// synth_top
module synth_top(
    input clk,
    input rst,
    input btnL,
    input [15:0] sw,
    output [3:0] led,
	output pmod_1,	 
	output pmod_2,	 
	output pmod_4	 
    );
make LEC_CHECK=0 CAP_MARGIN=10 CORE_ASPECT_RATIO=1.35 CORE_MARGIN=2 CORE_UTILIZATION=72 CTS_CLUSTER_DIAMETER=97 CTS_CLUSTER_SIZE=36 GPL_ROUTABILITY_DRIVEN=0 PLACE_DENSITY=0.64 SETUP_SLACK_MARGIN=1.13 SLEW_MARGIN=20 TNS_END_PERCENT=5 finish   # period 20.1 ns
run.sh (not shown) runs the stock make flow with config.mk's settings and CLKGATE_MAP_FILE=.
The starting point aborted during global routing (5_1_grt) (GRT-0116).
Edit:
==> flow/config.mk (replaced) <==
export PLATFORM = sky130hd
export DESIGN_NAME = synth_top
export DESIGN_NICKNAME = synth_top
export VERILOG_FILES = /design/flow/design.v
export SDC_FILE = /design/flow/constraint.sdc
export NUM_CORES = 4
export LEC_CHECK = 0
export ABC_AREA = 1
export CAP_MARGIN = 20
export CORE_MARGIN = 2
export CORE_UTILIZATION = 72
export CTS_CLUSTER_SIZE = 100
export PLACE_DENSITY = 0.4
export SLEW_MARGIN = 20
==> flow/constraint.sdc (replaced) <==
create_clock -name core_clock -period 75.8 [get_ports {clk}]
set_input_delay 15.1600 -clock core_clock [delete_from_list [all_inputs] [get_ports {clk}]]
set_output_delay 15.1600 -clock core_clock [all_outputs]
set_load 0.01 [all_outputs]
What happened: With this change the flow reached the layout checks and failed them: negative setup slack; synthesized cell count goes up by 22%; synthesized area goes up by 4.4%; die size goes up by 4.3%.

---

Starting RTL as in the previous note.
export LEC_CHECK = 0
export ABC_AREA = 1
export CAP_MARGIN = 20
export CORE_ASPECT_RATIO = 0.89
export CORE_MARGIN = 10
export CORE_UTILIZATION = 36
export MAX_ROUTING_LAYER = met5
export SETUP_SLACK_MARGIN = 5.0
export SLEW_MARGIN = 20
create_clock -name core_clock -period 100.0 [get_ports {clk}]
The first run finished clean.
==> next run, changes <==
- CORE_ASPECT_RATIO: 0.89 -> default
- CORE_MARGIN: 10 -> 2
- CORE_UTILIZATION: 36 -> 72
- MAX_ROUTING_LAYER: met5 -> default
- SETUP_SLACK_MARGIN: 5.0 -> default
- clock period: 100.0 -> 123.0 ns (I/O delays scaled with it)
Result: Setup slack gets better by 9800 ps; final area is lower by 4.7%; wire length shrinks by 5.2%; via count rises by 0.89%.
==> next run, changes <==
- CORE_UTILIZATION: 72 -> 70
- CTS_CLUSTER_DIAMETER: default -> 380
- MAX_ROUTING_LAYER: default -> met4
- clock period: 123.0 -> 70.0 ns (I/O delays scaled with it)
Outcome:
- The changed run did not get past clock tree synthesis (4_1_cts)
- synthesized area does not change
- die area came out higher by a few percent
- synthesized cell count does not change
==> next run, changes <==
- ABC_AREA: 1 -> default
- CORE_UTILIZATION: 70 -> 61
- CTS_CLUSTER_DIAMETER: 380 -> default
- MAX_ROUTING_LAYER: met4 -> default
- clock period: 70.0 -> 53.0 ns (I/O delays scaled with it)
The new run finished but failed the layout checks on setup timing.
Area after synthesis fell by 4.2%.
Die area rose by 9.8%.
Synthesized cell count fell by 18%.

---

synth_top again, from the RTL that the note above started with.
Settings: LEC_CHECK=0, CAP_MARGIN=40, CORE_MARGIN=2, CORE_UTILIZATION=44, CTS_CLUSTER_DIAMETER=383, GPL_ROUTABILITY_DRIVEN=0, SETUP_SLACK_MARGIN=5.0, SLEW_MARGIN=20; clock period 52.9 ns.
The starting point ran to the end with violations: negative setup slack.
Edit:
--- a/flow/config.mk
+++ b/flow/config.mk
@@ -7,8 +7,11 @@
 export LEC_CHECK = 0
+export ABC_AREA = 1
 export CAP_MARGIN = 40
 export CORE_MARGIN = 2
-export CORE_UTILIZATION = 44
+export CORE_UTILIZATION = 65
 export CTS_CLUSTER_DIAMETER = 383
-export GPL_ROUTABILITY_DRIVEN = 0
+export GPL_ROUTABILITY_DRIVEN = 1
+export MAX_ROUTING_LAYER = met4
 export SETUP_SLACK_MARGIN = 5.0
 export SLEW_MARGIN = 20
+export TNS_END_PERCENT = 5
==> flow/constraint.sdc (replaced) <==
create_clock -name core_clock -period 69.2 [get_ports {clk}]
set_input_delay 13.8400 -clock core_clock [delete_from_list [all_inputs] [get_ports {clk}]]
set_output_delay 13.8400 -clock core_clock [all_outputs]
set_load 0.01 [all_outputs]
After rerunning:
- The changed run completed, yet does not pass: negative setup slack
- routed wire length increases by 8.5%
- count of clock-buffer cells in the layout increases by 2
Edit:
==> flow/config.mk (replaced) <==
export PLATFORM = sky130hd
export DESIGN_NAME = synth_top
export DESIGN_NICKNAME = synth_top
export VERILOG_FILES = /design/flow/design.v
export SDC_FILE = /design/flow/constraint.sdc
export NUM_CORES = 4
export LEC_CHECK = 0
export ABC_AREA = 1
export CAP_MARGIN = 20
export CORE_MARGIN = 2
export CORE_UTILIZATION = 70
export SLEW_MARGIN = 20
==> flow/constraint.sdc (replaced) <==
create_clock -name core_clock -period 89.9 [get_ports {clk}]
set_input_delay 17.9800 -clock core_clock [delete_from_list [all_inputs] [get_ports {clk}]]
set_output_delay 17.9800 -clock core_clock [all_outputs]
set_load 0.01 [all_outputs]
Result: The changed run finished clean; cell area is lower by 20%; synthesized area is unchanged; wire length goes down by 29%.
Edit:
--- a/flow/config.mk
+++ b/flow/config.mk
@@ -7,6 +7,5 @@
 export LEC_CHECK = 0
-export ABC_AREA = 1
 export CAP_MARGIN = 20
 export CORE_MARGIN = 2
-export CORE_UTILIZATION = 70
+export CORE_UTILIZATION = 27
 export SLEW_MARGIN = 20
==> flow/constraint.sdc (replaced) <==
create_clock -name core_clock -period 123.0 [get_ports {clk}]
set_input_delay 24.6000 -clock core_clock [delete_from_list [all_inputs] [get_ports {clk}]]
set_output_delay 24.6000 -clock core_clock [all_outputs]
set_load 0.01 [all_outputs]
=> Die size rises by 150%; clock-buffer cell count falls by 3; cell count falls by 0.75%; routed wire length rises by 3.0%; clock skew rises by 5.6 ps; worst setup slack gains 6000 ps; worst hold slack loses 7.7 ps; first-iteration DRC count rises by 4.5%.
Edit:
--- a/flow/config.mk
+++ b/flow/config.mk
@@ -7,5 +7,8 @@
 export LEC_CHECK = 0
+export ABC_AREA = 1
 export CAP_MARGIN = 20
 export CORE_MARGIN = 2
-export CORE_UTILIZATION = 27
+export CORE_UTILIZATION = 70
+export CTS_CLUSTER_DIAMETER = 229
+export CTS_CLUSTER_SIZE = 40
 export SLEW_MARGIN = 20
==> flow/constraint.sdc (replaced) <==
create_clock -name core_clock -period 68.4 [get_ports {clk}]
set_input_delay 13.6800 -clock core_clock [delete_from_list [all_inputs] [get_ports {clk}]]
set_output_delay 13.6800 -clock core_clock [all_outputs]
set_load 0.01 [all_outputs]
What happened: The changed run failed in global routing (5_1_grt) on GRT-0116. Area after synthesis rises by a few percent. Die size falls by well over a third. Synthesized cell count rises by about a fifth.
Edit:
--- a/flow/config.mk
+++ b/flow/config.mk
@@ -10,5 +10,5 @@
 export CORE_MARGIN = 2
-export CORE_UTILIZATION = 70
-export CTS_CLUSTER_DIAMETER = 229
-export CTS_CLUSTER_SIZE = 40
+export CORE_UTILIZATION = 65
+export CTS_CLUSTER_DIAMETER = 250
 export SLEW_MARGIN = 20
+export TNS_END_PERCENT = 5
==> flow/constraint.sdc (replaced) <==
create_clock -name core_clock -period 87.7 [get_ports {clk}]
set_input_delay 17.5400 -clock core_clock [delete_from_list [all_inputs] [get_ports {clk}]]
set_output_delay 17.5400 -clock core_clock [all_outputs]
set_load 0.01 [all_outputs]
This time the run finished clean.
Die area increases by 7.6%.
Synthesized cell count does not change.
Synthesized area is unchanged.
